## fp_multiplier
module fp_multiplier(input [31:0] a,input [31:0] b,output [31:0]out,input clk,
	input rst,input in_valid,output out_valid);
==> flow/config.mk <==
export PLATFORM = sky130hd
export DESIGN_NAME = fp_multiplier
export DESIGN_NICKNAME = fp_multiplier
export VERILOG_FILES = /design/flow/design.v
export SDC_FILE = /design/flow/constraint.sdc
export NUM_CORES = 4
export LEC_CHECK = 0
export ABC_AREA = 1
export CAP_MARGIN = 10
export CELL_PAD_IN_SITES_DETAIL_PLACEMENT = 0
export CORE_MARGIN = 2
export CORE_UTILIZATION = 72
export CTS_CLUSTER_DIAMETER = 93
export CTS_CLUSTER_SIZE = 32
export GPL_ROUTABILITY_DRIVEN = 1
export MIN_ROUTING_LAYER = met1
export PLACE_DENSITY = 0.72
export SETUP_SLACK_MARGIN = 0.22
export SLEW_MARGIN = 15
==> flow/constraint.sdc <==
create_clock -name core_clock -period 1.35 [get_ports {clk}]
set_input_delay 0.2700 -clock core_clock [delete_from_list [all_inputs] [get_ports {clk}]]
set_output_delay 0.2700 -clock core_clock [all_outputs]
set_load 0.01 [all_outputs]
run.sh (not shown) runs the stock make flow with config.mk's settings and CLKGATE_MAP_FILE=.
The starting point completed, yet does not pass: setup timing.
Next try:
--- a/flow/config.mk
+++ b/flow/config.mk
@@ -7,3 +7,3 @@
 export LEC_CHECK = 0
-export ABC_AREA = 1
+export ABC_AREA = 0
 export CAP_MARGIN = 10
@@ -16,3 +16,3 @@
 export MIN_ROUTING_LAYER = met1
-export PLACE_DENSITY = 0.72
+export PLACE_DENSITY_LB_ADDON = 0.0
 export SETUP_SLACK_MARGIN = 0.22
==> flow/constraint.sdc (replaced) <==
create_clock -name core_clock -period 2.02 [get_ports {clk}]
set_input_delay 0.4040 -clock core_clock [delete_from_list [all_inputs] [get_ports {clk}]]
set_output_delay 0.4040 -clock core_clock [all_outputs]
set_load 0.01 [all_outputs]
Result: The changed run finished but fails on setup timing. Non-clock buffer count is lower by 54. Wire length is lower by 10%. Final area is lower by 3.4%. Clock power is lower by 34%. Hold slack improves by 0.094 ns. Worst setup slack improves by 0.31 ns. Clock skew is lower by 0.0079 ns. Fmax is lower by 16%.
Next try:
--- a/flow/config.mk
+++ b/flow/config.mk
@@ -7,3 +7,3 @@
 export LEC_CHECK = 0
-export ABC_AREA = 0
+export ABC_AREA = 1
 export CAP_MARGIN = 10
@@ -12,8 +12,6 @@
 export CORE_UTILIZATION = 72
-export CTS_CLUSTER_DIAMETER = 93
-export CTS_CLUSTER_SIZE = 32
+export CTS_CLUSTER_DIAMETER = 52
 export GPL_ROUTABILITY_DRIVEN = 1
 export MIN_ROUTING_LAYER = met1
-export PLACE_DENSITY_LB_ADDON = 0.0
-export SETUP_SLACK_MARGIN = 0.22
+export PLACE_DENSITY = 0.4
 export SLEW_MARGIN = 15
==> flow/constraint.sdc (replaced) <==
create_clock -name core_clock -period 1.4 [get_ports {clk}]
set_input_delay 0.2800 -clock core_clock [delete_from_list [all_inputs] [get_ports {clk}]]
set_output_delay 0.2800 -clock core_clock [all_outputs]
set_load 0.01 [all_outputs]
=> The changed run ran to the end with violations: setup timing; critical path depth came out higher by 3; global-route usage came out higher by 4.0 points; clock-buffer cell count came out higher by 234.
Next try:
--- a/flow/config.mk
+++ b/flow/config.mk
@@ -7,11 +7,12 @@
 export LEC_CHECK = 0
-export ABC_AREA = 1
+export ABC_AREA = 0
 export CAP_MARGIN = 10
 export CELL_PAD_IN_SITES_DETAIL_PLACEMENT = 0
-export CORE_MARGIN = 2
-export CORE_UTILIZATION = 72
-export CTS_CLUSTER_DIAMETER = 52
+export CORE_MARGIN = 4
+export CORE_UTILIZATION = 69
+export CTS_CLUSTER_DIAMETER = 199
 export GPL_ROUTABILITY_DRIVEN = 1
 export MIN_ROUTING_LAYER = met1
-export PLACE_DENSITY = 0.4
+export PLACE_DENSITY = 0.61
+export SETUP_SLACK_MARGIN = 0.47
 export SLEW_MARGIN = 15
==> flow/constraint.sdc (replaced) <==
create_clock -name core_clock -period 2.1 [get_ports {clk}]
set_input_delay 0.4200 -clock core_clock [delete_from_list [all_inputs] [get_ports {clk}]]
set_output_delay 0.4200 -clock core_clock [all_outputs]
set_load 0.01 [all_outputs]
After rerunning:
- The new run completed and failed the layout checks on setup timing
- sequential share of layout area increases by 1.7 points
- combinational power decreases by well over a third
- cell area decreases by a few percent
- critical path depth decreases by 4
- setup slack improves by 0.29 ns
- wire length decreases by about a fifth
- flip-flop count does not change
- sequential power decreases by a quarter to a third
- synthesized cell count decreases by about a fifth
- via count decreases by about a fifth
Next try:
--- a/flow/config.mk
+++ b/flow/config.mk
@@ -10,4 +10,4 @@
 export CELL_PAD_IN_SITES_DETAIL_PLACEMENT = 0
-export CORE_MARGIN = 4
-export CORE_UTILIZATION = 69
+export CORE_MARGIN = 2
+export CORE_UTILIZATION = 59
 export CTS_CLUSTER_DIAMETER = 199
@@ -15,3 +15,2 @@
 export MIN_ROUTING_LAYER = met1
-export PLACE_DENSITY = 0.61
 export SETUP_SLACK_MARGIN = 0.47
==> flow/constraint.sdc (replaced) <==
create_clock -name core_clock -period 3.07 [get_ports {clk}]
set_input_delay 0.6140 -clock core_clock [delete_from_list [all_inputs] [get_ports {clk}]]
set_output_delay 0.6140 -clock core_clock [all_outputs]
set_load 0.01 [all_outputs]
Result: This time the run produced a clean layout. Wire length shrinks slightly. Sequential cell count does not change. Synthesized area is unchanged. Setup slack gets better by 0.70 ns. Sequential power drops by a quarter to a third. Via count drops slightly. Final area stays flat. Clock skew came out lower by 0.0048 ns. Global-route usage decreases by 2.8 points. First-iteration DRC count goes up by a few percent. Hold slack improved by 0.17 ns.
Next try:
--- a/flow/config.mk
+++ b/flow/config.mk
@@ -11,6 +11,7 @@
 export CORE_MARGIN = 2
-export CORE_UTILIZATION = 59
-export CTS_CLUSTER_DIAMETER = 199
+export CORE_UTILIZATION = 72
+export CTS_CLUSTER_DIAMETER = 330
 export GPL_ROUTABILITY_DRIVEN = 1
 export MIN_ROUTING_LAYER = met1
+export PLACE_DENSITY = 0.61
 export SETUP_SLACK_MARGIN = 0.47
==> flow/constraint.sdc (replaced) <==
create_clock -name core_clock -period 2.1 [get_ports {clk}]
set_input_delay 0.4200 -clock core_clock [delete_from_list [all_inputs] [get_ports {clk}]]
set_output_delay 0.4200 -clock core_clock [all_outputs]
set_load 0.01 [all_outputs]
Now the flow finished with setup timing left. Synthesized cell count does not change. First-iteration DRC count is higher by 2.8%. Global-route usage is higher by 5.3 points. Setup slack degrades by 0.74 ns. Via count is higher by about 3%. Design area hardly moves. Hold slack degrades by 0.19 ns. Utilization is higher by 15 points.

========
== build 82 ==
Starting RTL as in the previous note.
==> flow/design.v (excerpt) <==
module fp_multiplier(input [31:0] a,input [31:0] b,output [31:0]out,input clk,
	input rst,input in_valid,output out_valid);
clock: 2.5 ns
lec_check: 0
cap_margin: 20
core_margin: 2
core_utilization: 40
slew_margin: 20
Input-level comparison between build 15 and build 82:
--- a/flow/config.mk
+++ b/flow/config.mk
@@ -7,5 +7,10 @@
 export LEC_CHECK = 0
 export CAP_MARGIN = 20
+export CELL_PAD_IN_SITES_DETAIL_PLACEMENT = 2
 export CORE_MARGIN = 2
 export CORE_UTILIZATION = 40
+export CTS_CLUSTER_DIAMETER = 70
+export GPL_ROUTABILITY_DRIVEN = 0
+export HOLD_SLACK_MARGIN = -0.04
 export SLEW_MARGIN = 20
+export TNS_END_PERCENT = 15
==> flow/constraint.sdc <==
create_clock -name core_clock -period 1.35 [get_ports {clk}]
set_input_delay 0.2700 -clock core_clock [delete_from_list [all_inputs] [get_ports {clk}]]
set_output_delay 0.2700 -clock core_clock [all_outputs]
set_load 0.01 [all_outputs]
==> comparison <==
Re clock power share: build 15 and build 82 aren't equal, and the lower value belongs to build 15. Build 15 vs build 82: met3 wirelength from detailed routing up by more than half. Complete run, failing final checks: build 15, reason setup timing. Build 82: no failed stages, no open violations at the end. Per the comparison of build 15 with build 82, final-layout setup total negative slack decreased 22400 ps; final critical-path share of the clock period increased 85 points. Summary — total power density per cell area, build 15 relative to build 82: higher, by 100%. Startpoint of the most critical setup path = side.da[126]$_DFF_P_: build 15; startpoint of the most critical setup path = side.da[127]$_DFF_P_: build 82.
What build 73 does differently from build 15 at the input level:
==> flow/config.mk <==
export PLATFORM = sky130hd
export DESIGN_NAME = fp_multiplier
export DESIGN_NICKNAME = fp_multiplier
export VERILOG_FILES = /design/flow/design.v
export SDC_FILE = /design/flow/constraint.sdc
export NUM_CORES = 4
export LEC_CHECK = 0
export ABC_AREA = 1
export CAP_MARGIN = 20
export CORE_MARGIN = 2
export CORE_UTILIZATION = 72
export CTS_CLUSTER_SIZE = 53
export PLACE_DENSITY = 0.95
export SETUP_SLACK_MARGIN = 0.4
export SLEW_MARGIN = 20
--- outcome ---
Delta (build 73 minus build 15): post-synthesis instance total shows an increase of 1145, detailed placement HPWL shows a reduction of 11%, overall chip area shows a reduction of about 43%, post-placement cell area shows an increase of 780 um^2. Of build 15 and build 73, build 73 shows the higher number of nets in the synthesized netlist, with build 15 below it. Build 73 never completed; the flow aborted with a tool error in global routing. Summary — post-CTS setup buffer count, build 73 relative to build 15: higher, by 14. Per the comparison of build 73 with build 15, flip-flop and latch count after synthesis has remained practically unchanged; number of buffers added to fix hold violations after cts picked up an extra 7; area share of and/or/nand/nor cells after synthesis now smaller.
For build 97, these inputs were changed with respect to build 73:
--- a/flow/config.mk
+++ b/flow/config.mk
@@ -7,9 +7,11 @@
 export LEC_CHECK = 0
 export ABC_AREA = 1
-export CAP_MARGIN = 20
+export CAP_MARGIN = 40
 export CORE_MARGIN = 2
 export CORE_UTILIZATION = 72
-export CTS_CLUSTER_SIZE = 53
-export PLACE_DENSITY = 0.95
-export SETUP_SLACK_MARGIN = 0.4
+export CTS_CLUSTER_DIAMETER = 335
+export CTS_CLUSTER_SIZE = 14
+export HOLD_SLACK_MARGIN = 0.13
+export PLACE_DENSITY_LB_ADDON = 0.08
+export SETUP_SLACK_MARGIN = -0.13
 export SLEW_MARGIN = 20
Findings:
Build 97 finished all stages; layout check result: FAIL, due to setup timing. Number of clock sinks seen by CTS: build 97 vs build 73 — no meaningful difference. In build 97, the total clock buffers created by CTS came out 15 below the value in build 73. Between build 97 and build 73, the difference in simple logic cell fraction of the synthesized area is negligible.
Edits applied to the flow inputs when going from build 97 to build 63:
==> flow/config.mk <==
export PLATFORM = sky130hd
export DESIGN_NAME = fp_multiplier
export DESIGN_NICKNAME = fp_multiplier
export VERILOG_FILES = /design/flow/design.v
export SDC_FILE = /design/flow/constraint.sdc
export NUM_CORES = 4
export LEC_CHECK = 0
export ABC_AREA = 1
export CAP_MARGIN = 20
export CORE_MARGIN = 2
export CORE_UTILIZATION = 72
export SLEW_MARGIN = 20
==> flow/constraint.sdc <==
create_clock -name core_clock -period 1.75 [get_ports {clk}]
set_input_delay 0.3500 -clock core_clock [delete_from_list [all_inputs] [get_ports {clk}]]
set_output_delay 0.3500 -clock core_clock [all_outputs]
set_load 0.01 [all_outputs]
Findings:
The runs compared here, build 97 and build 63, all ended either early or with open violations. Build 63 against build 97: inverter count neither gained nor lost much; synthesized cell count barely changed. First-pass GRT wire length ends up lower on build 63. Build 97 → build 63: post-route cell area now sits higher; placed instance count saw little to no change. Flip-flop and latch share of the layout cell area in build 63 is 1.1 points lower than in build 97. Shortest period the worst path allows on build 63 is ahead of build 97. Between build 97 and build 63, the source-to-sink clock delay at the later pin of the worst-skew pair does not differ in any meaningful way.
What build 70 does differently from build 63 at the input level:
--- a/flow/config.mk
+++ b/flow/config.mk
@@ -6,7 +6,6 @@
 export NUM_CORES = 4
 export LEC_CHECK = 0
-export ABC_AREA = 1
 export CAP_MARGIN = 20
 export CORE_MARGIN = 2
-export CORE_UTILIZATION = 72
+export CORE_UTILIZATION = 40
 export SLEW_MARGIN = 20
==> flow/constraint.sdc <==
create_clock -name core_clock -period 2.41 [get_ports {clk}]
set_input_delay 0.4820 -clock core_clock [delete_from_list [all_inputs] [get_ports {clk}]]
set_output_delay 0.4820 -clock core_clock [all_outputs]
set_load 0.01 [all_outputs]
Results
The post-layout minimum cycle time in build 70 sits 580 ps above the value recorded for build 63. The run showing the smaller post-route worst hold slack is build 70. Going from build 63 to build 70, layout filler cell count +10100; final wirelength moved down; final standard cell area without fillers shows an increase of 270 um^2; global-route usage moved down; placed cell count went down. Clock-buffer cell count, build 70 vs build 63: up by a little under 10%. Cmp build 70 vs build 63: area after synthesis lower in build 70. On build 70: core utilization is 36 points lower than what build 63 gave. Build 70 reached the end of the flow, and the finished layout is clean on the timing, DRC and antenna checks. Build 63 finished every stage; the final checks, however, were not passed, the failures being setup timing.

========
Starting RTL as in the previous note.
==> flow/design.v (excerpt) <==
module fp_multiplier(input [31:0] a,input [31:0] b,output [31:0]out,input clk,
	input rst,input in_valid,output out_valid);
	wire S3,overflow;
	wire [47:0] productd,wallace_out,product;
	wire [7:0] exponent1,exponent2;
	wire [15:0] trim;
	wire [22:0] prod;
	wire [31:0] out1,out2,out3,out1d,out2d,out3d,outd;
	wire [31:0] a15,b15,a16,b16,a17,b17,a18,b18;
	sideband side(clk,a,b,a15,b15,a16,b16,a17,b17,a18,b18);
	reg [18:0] valid;
	always @(posedge clk)
	begin
		if(rst)
			valid <= 19'b0;
		else
			valid <= {valid[17:0],in_valid};
	end
	assign out_valid = valid[18];
	xor (S3,a15[31],b15[31]);
	wallace w1({8'b0,1'b1,a[22:0]},{8'b0,1'b1,b[22:0]},clk,{trim,productd});
	DFF DFF1[47:0] (productd[47:0],clk,1'b0,product[47:0]);
	assign overflow=product[47];
	assign wallace_out=product;
	adder_8bit adder1(a15[30:23],b15[30:23],overflow,exponent1);
	adder_8bit subtract_127(exponent1,8'b10000000,1'b1,exponent2);
	shifter_1bit shift [22:0] (prod[22:0],overflow, wallace_out[45:23], wallace_out[46:24]);
	assign out1d={S3,exponent2,prod};
	DFF DFF3 [31:0] (out1d,clk,1'b0,out1);
	check_zero check1(out2d,a16,b16,out1);  
	DFF DFF4 [31:0] (out2d,clk,1'b0,out2);
	check_inf check2(out3d,a17,b17,out2);  
	DFF DFF5 [31:0] (out3d,clk,1'b0,out3);
	check_nan check3(outd,a18,b18,out3);  
	DFF DFF6 [31:0] (outd,clk,1'b0,out);
endmodule
export LEC_CHECK = 0
export ABC_AREA = 0
export CAP_MARGIN = 5
export CELL_PAD_IN_SITES_DETAIL_PLACEMENT = 0
export CELL_PAD_IN_SITES_GLOBAL_PLACEMENT = 3
export CORE_ASPECT_RATIO = 1.01
export CORE_MARGIN = 2
export CORE_UTILIZATION = 32
export CTS_CLUSTER_DIAMETER = 199
export GPL_ROUTABILITY_DRIVEN = 1
export MAX_ROUTING_LAYER = met4
export MIN_ROUTING_LAYER = met1
export PLACE_DENSITY_LB_ADDON = 0.18
export SETUP_SLACK_MARGIN = 0.47
export SLEW_MARGIN = 15
create_clock -name core_clock -period 3.07 [get_ports {clk}]
Edit:
CAP_MARGIN = 10   (was 5)
CELL_PAD_IN_SITES_GLOBAL_PLACEMENT = unset   (was 3)
CORE_ASPECT_RATIO = unset   (was 1.01)
CORE_MARGIN = 4   (was 2)
CORE_UTILIZATION = 72   (was 32)
CTS_CLUSTER_SIZE = 32   (was unset)
MAX_ROUTING_LAYER = unset   (was met4)
PLACE_DENSITY_LB_ADDON = 0.0   (was 0.18)
SETUP_SLACK_MARGIN = 0.58   (was 0.47)
clock period = 2.02 ns   (was 3.07 ns; I/O delays follow)
Outcome: This time the run finished but failed the layout checks on setup timing. Synthesized area stays the same. Worst setup slack degrades by 0.79 ns. Design area shrinks by a little under a tenth. Via count shrinks by a few percent.
Edit:
CELL_PAD_IN_SITES_GLOBAL_PLACEMENT = 2   (was unset)
CORE_MARGIN = 2   (was 4)
CTS_CLUSTER_DIAMETER = 363   (was 199)
Result: The new run failed in global placement without I/O (3_1_place_gp_skip_io) (FLW-0024); die size drops by 2.4%; area after synthesis does not change; synthesized cell count is unchanged.
Power figures rest on the tool's default switching activity, not on a simulated workload.
